== run A ==
// dot_product
module dot_product (
	input ap_clk,
	input ap_rst,
	output [16-1:0]  	memory_Addr_A,
	output 						memory_EN_A,
	output 						memory_WEN_A,
	output [32-1:0]	memory_Din_A,
	input  [32-1:0] 	memory_Dout_A,
	output [16-1:0]  	memory_Addr_B,
	output 						memory_EN_B,
	output 						memory_WEN_B,
	output [32-1:0]	memory_Din_B,
	input  [32-1:0] 	memory_Dout_B,
	input 						fifo_in_empty_n,
	input  [(3+2+16)-1:0]	fifo_in_dout,
	output 						fifo_in_read,
	input 						fifo_out_full_n,
	output 						fifo_out_write,
	output [(3+2+16)-1:0]	fifo_out_din
);
Settings: LEC_CHECK=0, CAP_MARGIN=20, CORE_ASPECT_RATIO=1.03, CORE_MARGIN=2, CORE_UTILIZATION=72, CTS_CLUSTER_SIZE=86, HOLD_SLACK_MARGIN=0.3, MAX_ROUTING_LAYER=met4, PLACE_DENSITY_LB_ADDON=0.21, SETUP_SLACK_MARGIN=-0.44, SLEW_MARGIN=20; clock period 4.4 ns.
run.sh (not shown) runs the stock make flow with config.mk's settings and CLKGATE_MAP_FILE=.
Run A: it failed with a tool error in 5_1_grt, so there are no final results.
Input changes introduced in run B (baseline for comparison: run A):
- PLACE_DENSITY_LB_ADDON: 0.21 -> unset
- SETUP_SLACK_MARGIN: -0.44 -> 0.21
- CORE_ASPECT_RATIO: 1.03 -> unset
- CTS_CLUSTER_SIZE: 86 -> unset
- MAX_ROUTING_LAYER: met4 -> unset
- HOLD_SLACK_MARGIN: 0.3 -> unset
- the clock period (ns, I/O delays scaled along): 4.4 -> 5.0
### Flow results
[run B] flow finished | final checks: failed | reasons: setup timing
Run B vs. run A: synthesized cell count has remained practically unchanged; initial cell density of the core neither gained nor lost much; area of the synthesized netlist per yosys stat held steady.
> inputs changed (run B -> run C)
- putting PLACE_DENSITY_LB_ADDON at 0.01 where nothing was set
- putting CORE_ASPECT_RATIO at 0.52 where nothing was set
- swapping 0.21 for 1.4 in SETUP_SLACK_MARGIN
- swapping 5.0 for 4.86 in the clock period (ns, I/O delays scaled along)
Results
Of run B and run C, not a single run came through the flow clean.
Run C: it failed during 5_1_grt, and the tool reported GRT-0232.
From the logs: run B reached the end of the flow and failed the layout checks with setup timing.
Weighted congestion reported at the end of routability-driven placement, run B and run C, higher one = run C.
Compared run C against run B; area of the die within noise.
From run B to run C, combined area of all synthesized cells did not move at all.
Taking run B as the reference, in run C clock tree buffer depth has remained practically unchanged, worst slack at placement has decreased, fraction of the core area occupied by cells at floorplan has increased.
| area of placed instances | lower: run B |
Run C vs run B: post-cts gate resize count up in run C
When run C is set beside run B, its area of the core region turns out to be 0.39% smaller.
Comparing run C against run B, there is no change at all in CTS sink count.
Modified inputs, run D compared to run C
- SETUP_SLACK_MARGIN changed from 1.4 to -0.27
- PLACE_DENSITY_LB_ADDON removed (was 0.01)
- CORE_ASPECT_RATIO removed (was 0.52)
- CORE_UTILIZATION changed from 72 to 71
- the clock period (ns, I/O delays scaled along) changed from 4.86 to 3.69
[summary]
Summary of run D over run C: share of async-settable or async-resettable flops after synthesis ~0 delta, cell resize tally after clock tree synthesis -18%, number of standard-cell rows in the floorplan +18. Run D: floorplan utilization 0.67 points below run C. The height of the chip in run D was higher than what run C gave. The flow for run D finished, though final verification flagged setup timing. Between run D and run C, the detailed placer's ending HPWL is lower for run D.
Here is what was changed in the inputs of run E compared with run D.
- CORE_UTILIZATION: 71 -> 62
- PLACE_DENSITY: unset -> 0.69
- SETUP_SLACK_MARGIN: -0.27 -> unset
- CORE_ASPECT_RATIO: unset -> 0.5
- the clock period (ns, I/O delays scaled along): 3.69 -> 9.51
Findings:
- Summary of run D and run E: one run falls short of a clean finish, namely run D.
- Number of clock buffers in the layout, run D and run E, higher one = run D.
- The run showing the smaller number of tap cells inserted is run D.
- Between run E and run D, it is run E whose die area is higher, by about 14%.
- When run E is set beside run D, its average detailed-routed wire length per instance turns out to be about 30% smaller.
- Delta (run E minus run D): worst setup slack saw an increase, total routing resource utilization after global routing now smaller.
- [run E] antenna diode count fell 8 relative to run D
- [compare] base=run D new=run E: sum of negative setup slack moved up, multi-input combinational area share higher, met1 global-route usage went down 11 points.

========
dot_product again, from the RTL that the note above started with.
// dot_product
module dot_product (
	input ap_clk,
	input ap_rst,
	output [16-1:0]  	memory_Addr_A,
	output 						memory_EN_A,
	output 						memory_WEN_A,
	output [32-1:0]	memory_Din_A,
	input  [32-1:0] 	memory_Dout_A,
	output [16-1:0]  	memory_Addr_B,
	output 						memory_EN_B,
	output 						memory_WEN_B,
	output [32-1:0]	memory_Din_B,
	input  [32-1:0] 	memory_Dout_B,
	input 						fifo_in_empty_n,
	input  [(3+2+16)-1:0]	fifo_in_dout,
	output 						fifo_in_read,
	input 						fifo_out_full_n,
	output 						fifo_out_write,
	output [(3+2+16)-1:0]	fifo_out_din
);
	wire 						internal_rst;
	wire 						cjob_load_en;
	wire 						cjob_out_en;
	wire [16-1:0] 		job_offset;
datapath #(32) dp(
	.input_a(memory_Dout_A), 
	.input_b(memory_Dout_B), 
	.clk(ap_clk), 
	.rst(internal_rst), 
	.out(memory_Din_A)
);
controller #(16, 100) ctrl(
	.clk(ap_clk),
	.rst(ap_rst),
	.out_rst(internal_rst),
	.ce_0(memory_EN_A),
	.ce_1(memory_EN_B),
	.we_0(memory_WEN_A),
	.we_1(memory_WEN_B),
	.cjob_offset(job_offset),
	.address_0(memory_Addr_A),
	.address_1(memory_Addr_B),
	.fin_buf_empty(fifo_in_empty_n),
	.fin_rd_en(fifo_in_read),
	.fout_buf_full(fifo_out_full_n),
	.fout_wr_en(fifo_out_write),
	.cjob_load_en(cjob_load_en),
	.cjob_out_en(cjob_out_en)
);
cjob_register cjob_reg(
	.clk(ap_clk),
	.rst(ap_rst),
	.load(cjob_load_en),
	.out_en(cjob_out_en),
	.data_in(fifo_in_dout),
	.data_out(fifo_out_din)
);
assign job_offset = fifo_in_dout[16-1:0];
assign memory_Din_B = 0;
endmodule
clock: 5.0 ns
lec_check: 0
cap_margin: 20
core_margin: 2
core_utilization: 72
cts_cluster_diameter: 199
cts_cluster_size: 24
place_density_lb_addon: 0.26
setup_slack_margin: 0.63
slew_margin: 40
The starting point finished with negative setup slack left.
Rerun with:
- CTS_CLUSTER_DIAMETER: 199 -> not set
- CTS_CLUSTER_SIZE: 24 -> 38
- PLACE_DENSITY_LB_ADDON: 0.26 -> 0.24
- SETUP_SLACK_MARGIN: 0.63 -> 0.33
- SLEW_MARGIN: 40 -> 20
- clock period: 5.0 -> 4.67 ns (I/O delays scaled with it)
Result:
- The new run did not get past 5_1_grt on GRT-0232
- die area stays the same
- synthesized cell count does not change
- synthesized area stays the same
